## system_top
module system_top (
    input  wire         clk, 
    input  wire         rst,
    input  wire         rx,
    output wire         tx,
    input  wire         miso,
    output wire         sclk,
    output wire         mosi,
    output wire         cs_n,
    output wire         nrst_pd,
    output wire [4:0]   pwm_servos,  
    input  wire [4:0]   input_ir,
	output wire [4:0] led_busy,
	output wire         led1, led2
);
clock: 2.68 ns
lec_check: 0
abc_area: 1
cap_margin: 15
core_aspect_ratio: 0.72
core_margin: 2
core_utilization: 72
cts_cluster_diameter: 363
setup_slack_margin: -0.17
slew_margin: 20
run.sh (not shown) runs the stock make flow with config.mk's settings and CLKGATE_MAP_FILE=.
The first run produced a layout that fails on negative setup slack.
Change:
==> flow/config.mk (replaced) <==
export PLATFORM = sky130hd
export DESIGN_NAME = system_top
export DESIGN_NICKNAME = system_top
export VERILOG_FILES = /design/flow/design.v
export SDC_FILE = /design/flow/constraint.sdc
export NUM_CORES = 4
export LEC_CHECK = 0
export CAP_MARGIN = 20
export CORE_MARGIN = 2
export CORE_UTILIZATION = 40
export SLEW_MARGIN = 20
==> flow/constraint.sdc (replaced) <==
create_clock -name core_clock -period 3.2 [get_ports {clk}]
set_input_delay 0.6400 -clock core_clock [delete_from_list [all_inputs] [get_ports {clk}]]
set_output_delay 0.6400 -clock core_clock [all_outputs]
set_load 0.01 [all_outputs]
With this change the flow went through all stages and came out clean; wire length is lower by roughly a tenth; final area hardly moves; global-route usage is lower by 16 points; sequential share of layout area stays flat; count of clock-buffer cells in the layout is higher by 9.
Change:
--- a/flow/config.mk
+++ b/flow/config.mk
@@ -9,3 +9,5 @@
 export CORE_MARGIN = 2
-export CORE_UTILIZATION = 40
+export CORE_UTILIZATION = 58
+export CTS_CLUSTER_SIZE = 44
+export SETUP_SLACK_MARGIN = -0.68
 export SLEW_MARGIN = 20
==> flow/constraint.sdc (replaced) <==
create_clock -name core_clock -period 6.87 [get_ports {clk}]
set_input_delay 1.3740 -clock core_clock [delete_from_list [all_inputs] [get_ports {clk}]]
set_output_delay 1.3740 -clock core_clock [all_outputs]
set_load 0.01 [all_outputs]
The changed run went through all stages and came out clean.
Power fell by well over a third.
Sequential power falls by well over a third.
Clock-buffer cell count is lower by 8.
Utilization came out higher by 19 points.
Final area falls by a few percent.
Sequential share of layout area grows by 1.9 points.
Area after synthesis does not change.
Change:
--- a/flow/config.mk
+++ b/flow/config.mk
@@ -9,5 +9,3 @@
 export CORE_MARGIN = 2
-export CORE_UTILIZATION = 58
-export CTS_CLUSTER_SIZE = 44
-export SETUP_SLACK_MARGIN = -0.68
+export CORE_UTILIZATION = 17
 export SLEW_MARGIN = 20
==> flow/constraint.sdc (replaced) <==
create_clock -name core_clock -period 4.8 [get_ports {clk}]
set_input_delay 0.9600 -clock core_clock [delete_from_list [all_inputs] [get_ports {clk}]]
set_output_delay 0.9600 -clock core_clock [all_outputs]
set_load 0.01 [all_outputs]
Effect: Register-to-register slack loses 1.4 ns. Worst setup slack loses 1.4 ns. Global-route usage is lower by 17 points. Sequential power is higher by 43%.

========
Starting RTL as in the previous note.
clock: 3.25 ns
lec_check: 0
cap_margin: 20
cell_pad_in_sites_global_placement: 2
core_margin: 2
core_utilization: 57
cts_cluster_diameter: 387
gpl_timing_driven: 0
place_density_lb_addon: 0.24
setup_slack_margin: 0.39
slew_margin: 0
The baseline reached the layout checks and failed them: setup timing.
Rerun with:
Settings changed: CELL_PAD_IN_SITES_GLOBAL_PLACEMENT 2 to unset, CORE_UTILIZATION 57 to 40, CTS_CLUSTER_DIAMETER 387 to unset, GPL_TIMING_DRIVEN 0 to unset, PLACE_DENSITY_LB_ADDON 0.24 to unset, SETUP_SLACK_MARGIN 0.39 to unset, SLEW_MARGIN 0 to 20.
Clock period 3.25 ns to 4.8 ns, I/O delays scaled along.
The changed run passed the timing, DRC and antenna checks.
Clock skew goes down by 0.032 ns.
Non-clock buffer count goes down by 266.
Utilization goes down by 24 points.
Clock-buffer cell count goes up by 11.
Setup slack gains 1.0 ns.
Die area goes up by 42%.
Critical path depth goes down by 2.
Via count goes down by 7.6%.
Rerun with:
Settings changed: CORE_UTILIZATION 40 to 72, PLACE_DENSITY_LB_ADDON set to 0.01, SETUP_SLACK_MARGIN set to 1.0.
Clock period 4.8 ns to 3.58 ns, I/O delays scaled along.
Effect: Design area goes up by 4.3%; die size shrinks by 44%; worst setup slack loses 0.52 ns.

========
run 1:
Starting RTL as in the previous note.
clock: 6.54 ns
lec_check: 0
cap_margin: 20
core_margin: 2
core_utilization: 72
cts_cluster_diameter: 363
cts_cluster_size: 21
hold_slack_margin: -0.06
place_density: 0.66
setup_slack_margin: -0.64
slew_margin: 20
Run 1: PASS, flow complete, no timing, DRC or antenna violations
Input-level comparison between run 2 and run 1:
Settings: setting ABC_AREA to 0 for the first time; setting CORE_ASPECT_RATIO to 1.8 for the first time; removing CTS_CLUSTER_SIZE (formerly 21); changing SETUP_SLACK_MARGIN from -0.64 to 0.77; changing CAP_MARGIN from 20 to 15; removing PLACE_DENSITY (formerly 0.66); removing HOLD_SLACK_MARGIN (formerly -0.06); changing the clock period (ns, I/O delays scaled along) from 6.54 to 2.68.
==> results <==
Of run 2 and run 1, the run reporting the higher core occupancy in the finished layout was run 2. No crash in run 2: every stage finished, but the layout fails its final checks due to setup timing. Compared with run 1, in run 2 filler-free cell count of the finished design shows an increase of 428; tapcell count shows an increase of about 2.2%; combinational power shows an increase of about 240%; total global-route track usage shows an increase of 9.0 points. Taking run 1 as the reference, in run 2 maximum frequency shows an increase of 77 MHz, wire length shows an increase of 40%, post-route fraction of the period consumed by the critical path shows an increase of 55 points. First-pass GRT wire length: run 2 worse than run 1. Per the comparison of run 2 with run 1, clock power now larger; total power shows an increase of about 200%.
Input changes introduced in run 3 (baseline for comparison: run 2):
Settings: a change of CAP_MARGIN from 15 to 20; a deleted CTS_CLUSTER_DIAMETER that had been 363; a deleted ABC_AREA that had been 0; a change of CORE_UTILIZATION from 72 to 60; a deleted SETUP_SLACK_MARGIN that had been 0.77; a deleted CORE_ASPECT_RATIO that had been 1.8; a change of the clock period (ns, I/O delays scaled along) from 2.68 to 3.33.
==> results <==
- Run 3 ended with every stage complete and zero timing, DRC or antenna violations.
- Between run 2 and run 3, the flow reports layout clock buffer count increasing by a little under 10%.
- Slowest cell on the critical path = sky130_fd_sc_hd__or4_1: run 3; slowest cell on the critical path = sky130_fd_sc_hd__or3_4: run 2
- Of the two values seen for class of the worst hold path, in -> reg was produced by run 2 and reg -> reg by run 3.
- Worst setup slack after placement: run 3 vs run 2 up 0.40 ns
- Compared with run 2, run 3 shows a lower number of diodes.
- The setup slack of run 3 is larger than that of run 2.
- On run 3: signal arrival time at the worst endpoint is 0.27 ns lower than what run 2 gave.
- Run 3 -> run 2: number of clock sinks seen by CTS delta 0, exact match
- Power share of the clock group in run 3 is 2.7 points above run 2.
- Going from run 2 to run 3, design area -6.3%, total power went down.
The following lists how run 4 was set up differently from run 3:
Settings: CORE_UTILIZATION changed from 60 to 70; CORE_ASPECT_RATIO newly set to 0.72; the clock period (ns, I/O delays scaled along) changed from 3.33 to 2.68.
==> comparison <==
- Looking at global-route usage, run 4 sits above run 3.
- Nothing crashed in run 4 and all stages finished; the problem is that the final layout failed, the offending checks being setup timing.
- The maximum achievable frequency on run 4 is in line with that on run 3.
- Run 4 vs. run 3: number of non-filler instances in the completed layout increased by 1.5% relative to the old numbers, clock network fraction of total power decreased by 2.3 points relative to the old numbers.
No activity file was given, so power comes from the tool's default toggle rates.
